// adc_mul
module adc_mul                   
(
    input  logic         clk_i,                                                
    input  logic         rst_i,                                                
    input  logic [11:0]  x_i,                                                  
    input  logic [11:0]  y_i,                                                  
    input  logic [11:0]  z_i,                                                  
    output logic [11:0]  fp_o                                                  
); 
    logic [31:0]    x_fp;                                                        
    logic [31:0]    y_fp;                                                        
    logic [31:0]    z_fp;                                                        
    logic [31:0]    mul_o_fp;                                                    
    logic [31:0]    div_o_fp;                                                    
    logic [31:0]    x_ffp;                                                       
    fixed_to_float converter1 (	
								.clk_i	    (clk_i) ,
								.rst_i	    (rst_i) ,
                                .fixed_in   (x_i)  ,
  ...
For scale: about 6,500 cells after synthesis, ~150 flip-flops, roughly 50 I/O pins, about 0.050 mm² of cells after synthesis.
clock: 95.0 ns
lec_check: 0
cap_margin: 20
cell_pad_in_sites_global_placement: 1
core_aspect_ratio: 0.5
core_margin: 8
core_utilization: 40
cts_cluster_diameter: 101
cts_cluster_size: 98
hold_slack_margin: -0.07
place_density_lb_addon: 0.02
slew_margin: 10
tns_end_percent: 15
run.sh (not shown) runs the stock make flow with config.mk's settings and CLKGATE_MAP_FILE=.
The starting point produced a clean layout.
Then changed:
- ABC_AREA: unset -> 1
- CELL_PAD_IN_SITES_GLOBAL_PLACEMENT: 1 -> unset
- CORE_ASPECT_RATIO: 0.5 -> unset
- CORE_MARGIN: 8 -> 2
- CORE_UTILIZATION: 40 -> 18
- CTS_CLUSTER_DIAMETER: 101 -> 127
- CTS_CLUSTER_SIZE: 98 -> 16
- HOLD_SLACK_MARGIN: -0.07 -> 0.27
- MIN_ROUTING_LAYER: unset -> met2
- PLACE_DENSITY_LB_ADDON: 0.02 -> unset
- SLEW_MARGIN: 10 -> 20
- TNS_END_PERCENT: 15 -> 30
Result:
- The new run went through all stages and came out clean
- worst setup slack gains 3.7 ns
- fmax increases by 4.4%
- utilization decreases by 26 points
- routed wire length stays flat
- final area increases by 4.7%
- area after synthesis increases by 8.1%
- clock-buffer cell count decreases by 2
- global-route usage decreases by 7.2 points
- critical path depth increases by 42
Then changed:
- CORE_UTILIZATION: 18 -> 58
- CTS_CLUSTER_DIAMETER: 127 -> unset
- CTS_CLUSTER_SIZE: 16 -> unset
- HOLD_SLACK_MARGIN: 0.27 -> unset
- MIN_ROUTING_LAYER: met2 -> unset
- TNS_END_PERCENT: 30 -> unset
- clock period: 95.0 -> 77.7 ns (I/O delays scaled with it)
What happened:
- The changed run produced a clean layout
- setup slack got worse by 3.2 ns
- global-route usage climbs by 16 points
- sequential share of layout area climbs by 0.17 points
- via count drops by about 27%
Then changed:
- CORE_UTILIZATION: 58 -> 66
- CTS_CLUSTER_DIAMETER: unset -> 342
- MAX_ROUTING_LAYER: unset -> met4
- TNS_END_PERCENT: unset -> 5
- clock period: 77.7 -> 63.5 ns (I/O delays scaled with it)
Outcome: With this change the flow reached the layout checks and failed them: setup timing. Routed wire length went up by 1.7%. Register-to-register slack gets worse by 7.3 ns. Count of clock-buffer cells in the layout fell by 1. Final cell count rises by 4.6%. Design area came out higher by 11%. Worst setup slack is worse by 7.3 ns. Core utilization goes up by 16 points. Synthesized area stays the same. Global-route usage grows by 5.2 points. Sequential share of layout area falls by 0.61 points.

---

sierra:
adc_mul again, from the RTL that the note above started with.
Design adc_mul, start of the top module:
module adc_mul                   
(
    input  logic         clk_i,                                                
    input  logic         rst_i,                                                
    input  logic [11:0]  x_i,                                                  
    input  logic [11:0]  y_i,                                                  
    input  logic [11:0]  z_i,                                                  
    output logic [11:0]  fp_o                                                  
);
make LEC_CHECK=0 CAP_MARGIN=20 CELL_PAD_IN_SITES_DETAIL_PLACEMENT=2 CELL_PAD_IN_SITES_GLOBAL_PLACEMENT=3 CORE_MARGIN=7 CORE_UTILIZATION=40 GPL_TIMING_DRIVEN=0 HOLD_SLACK_MARGIN=0.27 MAX_ROUTING_LAYER=met4 MIN_ROUTING_LAYER=met1 SETUP_SLACK_MARGIN=5.0 SLEW_MARGIN=15 TNS_END_PERCENT=60 finish   # period 150.0 ns
sierra ran to completion and came out clean on the timing, design-rule and antenna checks.
Input-level comparison between willow and sierra:
- MIN_ROUTING_LAYER now met2, was met1
- SLEW_MARGIN now 40, was 15
- MAX_ROUTING_LAYER now met5, was met4
- CAP_MARGIN now 0, was 20
- CELL_PAD_IN_SITES_GLOBAL_PLACEMENT now 2, was 3
- HOLD_SLACK_MARGIN no longer set, was 0.27
### Flow results
Per the comparison of willow with sierra, non-clock buffer count shows an increase of 5; fmax dropped about 2.1%; clock-buffer cell count went up 2. Comparing sierra with willow, the multi-input gate share of the layout cell area came out essentially unchanged. Slew at the pin with the worst max-slew slack: sierra and willow compared, lower one is willow. willow vs sierra: final area up in willow. Setup slack at placement: willow vs sierra up 0.74 ns.
The following lists how ember was set up differently from willow:
- removing SETUP_SLACK_MARGIN (formerly 5.0)
- changing SLEW_MARGIN from 40 to 20
- changing CAP_MARGIN from 0 to 20
- changing CORE_UTILIZATION from 40 to 67
- removing GPL_TIMING_DRIVEN (formerly 0)
- changing MAX_ROUTING_LAYER from met5 to met4
- removing MIN_ROUTING_LAYER (formerly met2)
- removing CELL_PAD_IN_SITES_DETAIL_PLACEMENT (formerly 2)
- removing CELL_PAD_IN_SITES_GLOBAL_PLACEMENT (formerly 2)
- removing TNS_END_PERCENT (formerly 60)
- changing CORE_MARGIN from 7 to 2
- changing the clock period (ns, I/O delays scaled along) from 150.0 to 84.4
Status ember: flow complete, layout not clean - negative setup slack
Global-route usage for ember is lower than for willow.
Comparing number of gates given a new drive strength after cts for willow and ember, the smaller number came from willow.
Edits applied to the flow inputs when going from ember to lagoon:
- CORE_UTILIZATION changed from 67 to 40
- MAX_ROUTING_LAYER removed (was met4)
- the clock period (ns, I/O delays scaled along) changed from 84.4 to 95.0
## What came out
lagoon completed; timing, DRC and antenna clean. Per the comparison of lagoon with ember, number of filler cells placed in the layout rose by 7631, layout overhead on the synthesized area fell by 9.3 points, met1 routed wirelength after detailed routing rose by about 10%, maximum fanout encountered on the critical timing path rose by 6. lagoon — reg2reg setup slack 7.79 ns higher, ember as reference. Going from ember to lagoon, pre-CTS setup slack saw an increase, clock skew increased 0.0042 ns, final cell count decreased 32, count of final setup violators now sits lower.
[inputs] harbor vs lagoon
- CTS_CLUSTER_DIAMETER newly set to 87
- SLEW_MARGIN changed from 20 to 10
- TNS_END_PERCENT newly set to 25
- CORE_MARGIN changed from 2 to 8
- GPL_ROUTABILITY_DRIVEN newly set to 0
- HOLD_SLACK_MARGIN newly set to -0.09
- CELL_PAD_IN_SITES_GLOBAL_PLACEMENT newly set to 0
- CTS_CLUSTER_SIZE newly set to 98
- PLACE_DENSITY_LB_ADDON newly set to 0.02
- CORE_ASPECT_RATIO newly set to 0.5
- CORE_UTILIZATION changed from 40 to 69
Findings:
Net count reported at finish (lower): harbor
Depth of the critical timing path with buffers and inverters included: harbor vs lagoon, no meaningful difference
Max layout filler cell count across harbor and lagoon: lagoon
harbor falls short of lagoon in setup slack at placement.
Summary — die area, harbor relative to lagoon: lower, by about 36%.
Between harbor and lagoon, the area of combinational cells with multiple inputs does not differ in any meaningful way.
Looking at standard cell core area across both flows, harbor is the stronger of the two, with lagoon trailing.
In the final reports, the cell area of harbor is smaller than that of lagoon.
Count of non-filler cells in the finished layout for harbor: 709 down relative to lagoon
As far as sequential-to-total area share from yosys stat goes, lagoon and harbor are indistinguishable; the numbers are identical.

---

## run A
adc_mul again, from the RTL that the note above started with.
## adc_mul
module adc_mul                   
(
    input  logic         clk_i,                                                
    input  logic         rst_i,                                                
    input  logic [11:0]  x_i,                                                  
    input  logic [11:0]  y_i,                                                  
    input  logic [11:0]  z_i,                                                  
    output logic [11:0]  fp_o                                                  
);
Settings: LEC_CHECK=0, ABC_AREA=1, CAP_MARGIN=25, CELL_PAD_IN_SITES_DETAIL_PLACEMENT=1, CORE_ASPECT_RATIO=1.48, CORE_MARGIN=5, CORE_UTILIZATION=18, CTS_CLUSTER_SIZE=61, GPL_ROUTABILITY_DRIVEN=1, GPL_TIMING_DRIVEN=0, HOLD_SLACK_MARGIN=-0.06, MIN_ROUTING_LAYER=met2, PLACE_DENSITY_LB_ADDON=0.12, SLEW_MARGIN=0; clock period 140.0 ns.
diff inputs: run A => run B
- CTS_CLUSTER_DIAMETER newly set to 325
- CTS_CLUSTER_SIZE changed from 61 to 100
- MIN_ROUTING_LAYER removed (was met2)
- SETUP_SLACK_MARGIN newly set to -2.0
- CAP_MARGIN changed from 25 to 20
- PLACE_DENSITY_LB_ADDON changed from 0.12 to 0.06
- HOLD_SLACK_MARGIN removed (was -0.06)
- CORE_MARGIN changed from 5 to 2
- GPL_ROUTABILITY_DRIVEN removed (was 1)
- the clock period (ns, I/O delays scaled along) changed from 140.0 to 57.6
Findings:
- Run B: flow complete, layout not clean; failing: setup timing
- Run A completed; timing, DRC and antenna clean
- From run A to run B the numbers moved as follows: fraction of synthesis flops using an asynchronous set or reset pin was more or less identical, wire length went up by 19 mm, required time of the critical path went down by 82360 ps, count of buffers added by post-CTS timing repair for setup went up by 760.
- Run B vs run A — critical path depth rose about 0.34%.
Modified inputs, run C compared to run B
- PLACE_DENSITY_LB_ADDON: 0.06 -> unset
- GPL_TIMING_DRIVEN: 0 -> 1
- CTS_CLUSTER_SIZE: 100 -> unset
- TNS_END_PERCENT: unset -> 75
- CELL_PAD_IN_SITES_DETAIL_PLACEMENT: 1 -> 0
- CTS_CLUSTER_DIAMETER: 325 -> unset
- ABC_AREA: 1 -> unset
- CORE_UTILIZATION: 18 -> 66
- the clock period (ns, I/O delays scaled along): 57.6 -> 39.4
Results
Run C: it failed with a tool error in 5_1_grt, so there are no final results. Delta (run C minus run B): floorplan core area has decreased, average instance area after synthesis has increased. Comparing synthesized instance count for run C and run B, the bigger number came from run B. Die area: run C vs run B down about 70%. Run C -> run B: number of port buffers flat. Relative to run B, the summed standard-cell area reported by yosys measured on run C has decreased by a little under 10%. Note that the last weighted congestion value of the routability-driven placer recorded for run B amounts to 0.78 times the value seen in run C. Taking run B as the reference point, the die height of run C falls by 330 um.

---

Starting RTL as in the previous note.
// adc_mul
module adc_mul                   
(
    input  logic         clk_i,                                                
    input  logic         rst_i,                                                
    input  logic [11:0]  x_i,                                                  
    input  logic [11:0]  y_i,                                                  
    input  logic [11:0]  z_i,                                                  
    output logic [11:0]  fp_o                                                  
);
Settings: LEC_CHECK=0, ABC_AREA=1, CAP_MARGIN=25, CELL_PAD_IN_SITES_DETAIL_PLACEMENT=0, CELL_PAD_IN_SITES_GLOBAL_PLACEMENT=1, CORE_ASPECT_RATIO=1.48, CORE_MARGIN=5, CORE_UTILIZATION=18, CTS_CLUSTER_SIZE=61, GPL_ROUTABILITY_DRIVEN=1, GPL_TIMING_DRIVEN=0, HOLD_SLACK_MARGIN=-0.06, MIN_ROUTING_LAYER=met2, PLACE_DENSITY_LB_ADDON=0.12, SETUP_SLACK_MARGIN=5.0, SLEW_MARGIN=0; clock period 140.0 ns.
The first run passed the timing, design-rule and antenna checks.
==> next run, changes <==
- CAP_MARGIN: 25 -> 20
- CELL_PAD_IN_SITES_DETAIL_PLACEMENT: 0 -> 1
- CELL_PAD_IN_SITES_GLOBAL_PLACEMENT: 1 -> 3
- CORE_MARGIN: 5 -> 10
- CTS_CLUSTER_SIZE: 61 -> not set
- GPL_ROUTABILITY_DRIVEN: 1 -> not set
- HOLD_SLACK_MARGIN: -0.06 -> not set
- MIN_ROUTING_LAYER: met2 -> not set
- PLACE_DENSITY_LB_ADDON: 0.12 -> 0.06
- SETUP_SLACK_MARGIN: 5.0 -> -2.0
- clock period: 140.0 -> 57.6 ns (I/O delays scaled with it)
The changed run finished but failed the layout checks on setup timing.
Routed wire length increases by about 5.5%.
Critical path depth came out higher by 20.
Die size increases by 3.7%.
Global-route usage falls by 7.3 points.
Design area went up by 12%.
Core utilization rises by 2.4 points.
Setup slack gets worse by 49000 ps.
Count of clock-buffer cells in the layout goes down by 2.
Via count falls by 28%.
Worst hold slack is worse by 15 ps.
Fmax went up by 46%.
==> next run, changes <==
- ABC_AREA: 1 -> not set
- CELL_PAD_IN_SITES_DETAIL_PLACEMENT: 1 -> not set
- CELL_PAD_IN_SITES_GLOBAL_PLACEMENT: 3 -> not set
- CORE_ASPECT_RATIO: 1.48 -> not set
- CORE_MARGIN: 10 -> 2
- CORE_UTILIZATION: 18 -> 58
- GPL_TIMING_DRIVEN: 0 -> not set
- PLACE_DENSITY_LB_ADDON: 0.06 -> not set
- SETUP_SLACK_MARGIN: -2.0 -> not set
- SLEW_MARGIN: 0 -> 20
- clock period: 57.6 -> 50.2 ns (I/O delays scaled with it)
Result: The changed run finished but fails on setup timing. Synthesized area went down by 7.5%. Hold slack is better by 16 ps. Cell area goes up by 4.9%. Routed wire length is lower by 25%. Maximum frequency fell by 17%. Setup slack loses 23000 ps. Via count is higher by 9.6%. Core utilization rises by 60 points.
==> next run, changes <==
- ABC_AREA: not set -> 1
- CAP_MARGIN: 20 -> 15
- CORE_UTILIZATION: 58 -> 72
- CTS_CLUSTER_DIAMETER: not set -> 274
- CTS_CLUSTER_SIZE: not set -> 16
- clock period: 50.2 -> 80.5 ns (I/O delays scaled with it)
Outcome:
- With this change the flow finished clean
- count of clock-buffer cells in the layout came out higher by 1
- routed wire length shrinks by 12%
- utilization shrinks by 6.5 points
- area after synthesis rises by 8.1%
- setup slack improved by 44000 ps
- synthesized cell count goes up by 28%
- hold slack hardly moves
- die size goes down by 13%
- non-clock buffer count went down by 2175
==> next run, changes <==
- ABC_AREA: 1 -> not set
- CAP_MARGIN: 15 -> 20
- CORE_UTILIZATION: 72 -> 58
- CTS_CLUSTER_DIAMETER: 274 -> not set
- CTS_CLUSTER_SIZE: 16 -> not set
- clock period: 80.5 -> 81.2 ns (I/O delays scaled with it)
After rerunning:
- Now the flow completed, yet does not pass: setup timing
- via count rises by a few percent
- global-route usage falls by 1.3 points
- cell area goes up by about a fifth
- setup slack is worse by 12000 ps
- wire length grows by roughly a tenth
- core utilization increases by 5.0 points
==> next run, changes <==
- CAP_MARGIN: 20 -> 15
- CORE_UTILIZATION: 58 -> 72
- clock period: 81.2 -> 80.5 ns (I/O delays scaled with it)
What happened: This time the run did not get past clock tree synthesis. Die size goes down by 19%. Area after synthesis does not change. Synthesized cell count does not change.

---

== v16 ==
adc_mul again, from the RTL that the note above started with.
==> flow/config.mk <==
export PLATFORM = sky130hd
export DESIGN_NAME = adc_mul
export DESIGN_NICKNAME = adc_mul
export VERILOG_FILES = /design/flow/design.v
export SDC_FILE = /design/flow/constraint.sdc
export NUM_CORES = 4
export LEC_CHECK = 0
export ABC_AREA = 1
export CAP_MARGIN = 20
export CELL_PAD_IN_SITES_DETAIL_PLACEMENT = 0
export CORE_ASPECT_RATIO = 1.48
export CORE_MARGIN = 10
export CORE_UTILIZATION = 31
export CTS_CLUSTER_DIAMETER = 107
export CTS_CLUSTER_SIZE = 48
export GPL_TIMING_DRIVEN = 0
export PLACE_DENSITY_LB_ADDON = 0.06
export SETUP_SLACK_MARGIN = -2.0
export SLEW_MARGIN = 0
export TNS_END_PERCENT = 10
==> flow/constraint.sdc <==
create_clock -name core_clock -period 57.6 [get_ports {clk_i}]
set_input_delay 11.5200 -clock core_clock [delete_from_list [all_inputs] [get_ports {clk_i}]]
set_output_delay 11.5200 -clock core_clock [all_outputs]
set_load 0.01 [all_outputs]
Completing all stages was not enough for v16: its layout failed the final checks because of setup timing.
diff inputs: v16 => v44
- an added GPL_ROUTABILITY_DRIVEN of 0
- a deleted TNS_END_PERCENT that had been 10
- a change of CORE_UTILIZATION from 31 to 18
- a change of CELL_PAD_IN_SITES_DETAIL_PLACEMENT from 0 to 1
- a deleted CTS_CLUSTER_DIAMETER that had been 107
- a deleted CTS_CLUSTER_SIZE that had been 48
- a change of the clock period (ns, I/O delays scaled along) from 57.6 to 117.0
Notes after the runs:
Ran to the end and failed final checks on setup timing: v16. v44 finished every step from synthesis to the final layout, and the layout passed the timing, design-rule and antenna checks. Comparing v16 and v44, the higher cell area after layout was measured on v16. Diff v16 -> v44 | global-route usage over all layers | decrease of 5.0 points. Looking only at detailed router's first-iteration violation count, and setting everything else aside, the higher value of v16 and v44 goes to v16. Compare v16 and v44 | y dimension of the die higher: v44. The cell with the largest stage delay on the worst path comes out sky130_fd_sc_hd__a2111oi_4 in one run and sky130_fd_sc_hd__dfrtp_1 in the other, namely in v16 and v44 respectively.
Changes in v9 relative to v44:
- CORE_UTILIZATION changed from 18 to 54
- CELL_PAD_IN_SITES_DETAIL_PLACEMENT changed from 1 to 0
- CORE_MARGIN changed from 10 to 2
- GPL_ROUTABILITY_DRIVEN removed (was 0)
- the clock period (ns, I/O delays scaled along) changed from 117.0 to 57.6
[summary]
- In the reports for v44 and v9, the larger final instance area belongs to v9.
- The flow for v9 finished, though final verification flagged setup timing.
- The final cell count of v9 is lower than that of v44.
- Area growth from synthesis to layout: v44 and v9 compared, lower one is v44
- The worst setup slack of v9 falls short of that of v44 by 22870 ps.
- Re remaining antenna violation count after routing: no difference whatsoever between v44 and v9.
Inputs modified between v9 and v21:
- removing GPL_TIMING_DRIVEN (formerly 0)
- changing SLEW_MARGIN from 0 to 20
- removing CORE_ASPECT_RATIO (formerly 1.48)
- removing SETUP_SLACK_MARGIN (formerly -2.0)
- changing CORE_UTILIZATION from 54 to 72
- removing PLACE_DENSITY_LB_ADDON (formerly 0.06)
- removing CELL_PAD_IN_SITES_DETAIL_PLACEMENT (formerly 0)
- changing the clock period (ns, I/O delays scaled along) from 57.6 to 106.0
==> comparison <==
- v21 completed; timing, DRC and antenna clean
- Number of buffer and inverter stages on the critical path went down by more than half going from v9 to v21.
- Re inverter count of the layout excluding clock inverters: no difference whatsoever between v9 and v21.
- For the final wirelength, v21 came in 23% lower than v9 did.
- Comparing v21 and v9, the lower portion of the clock cycle consumed by the worst path in the final layout is on v21.
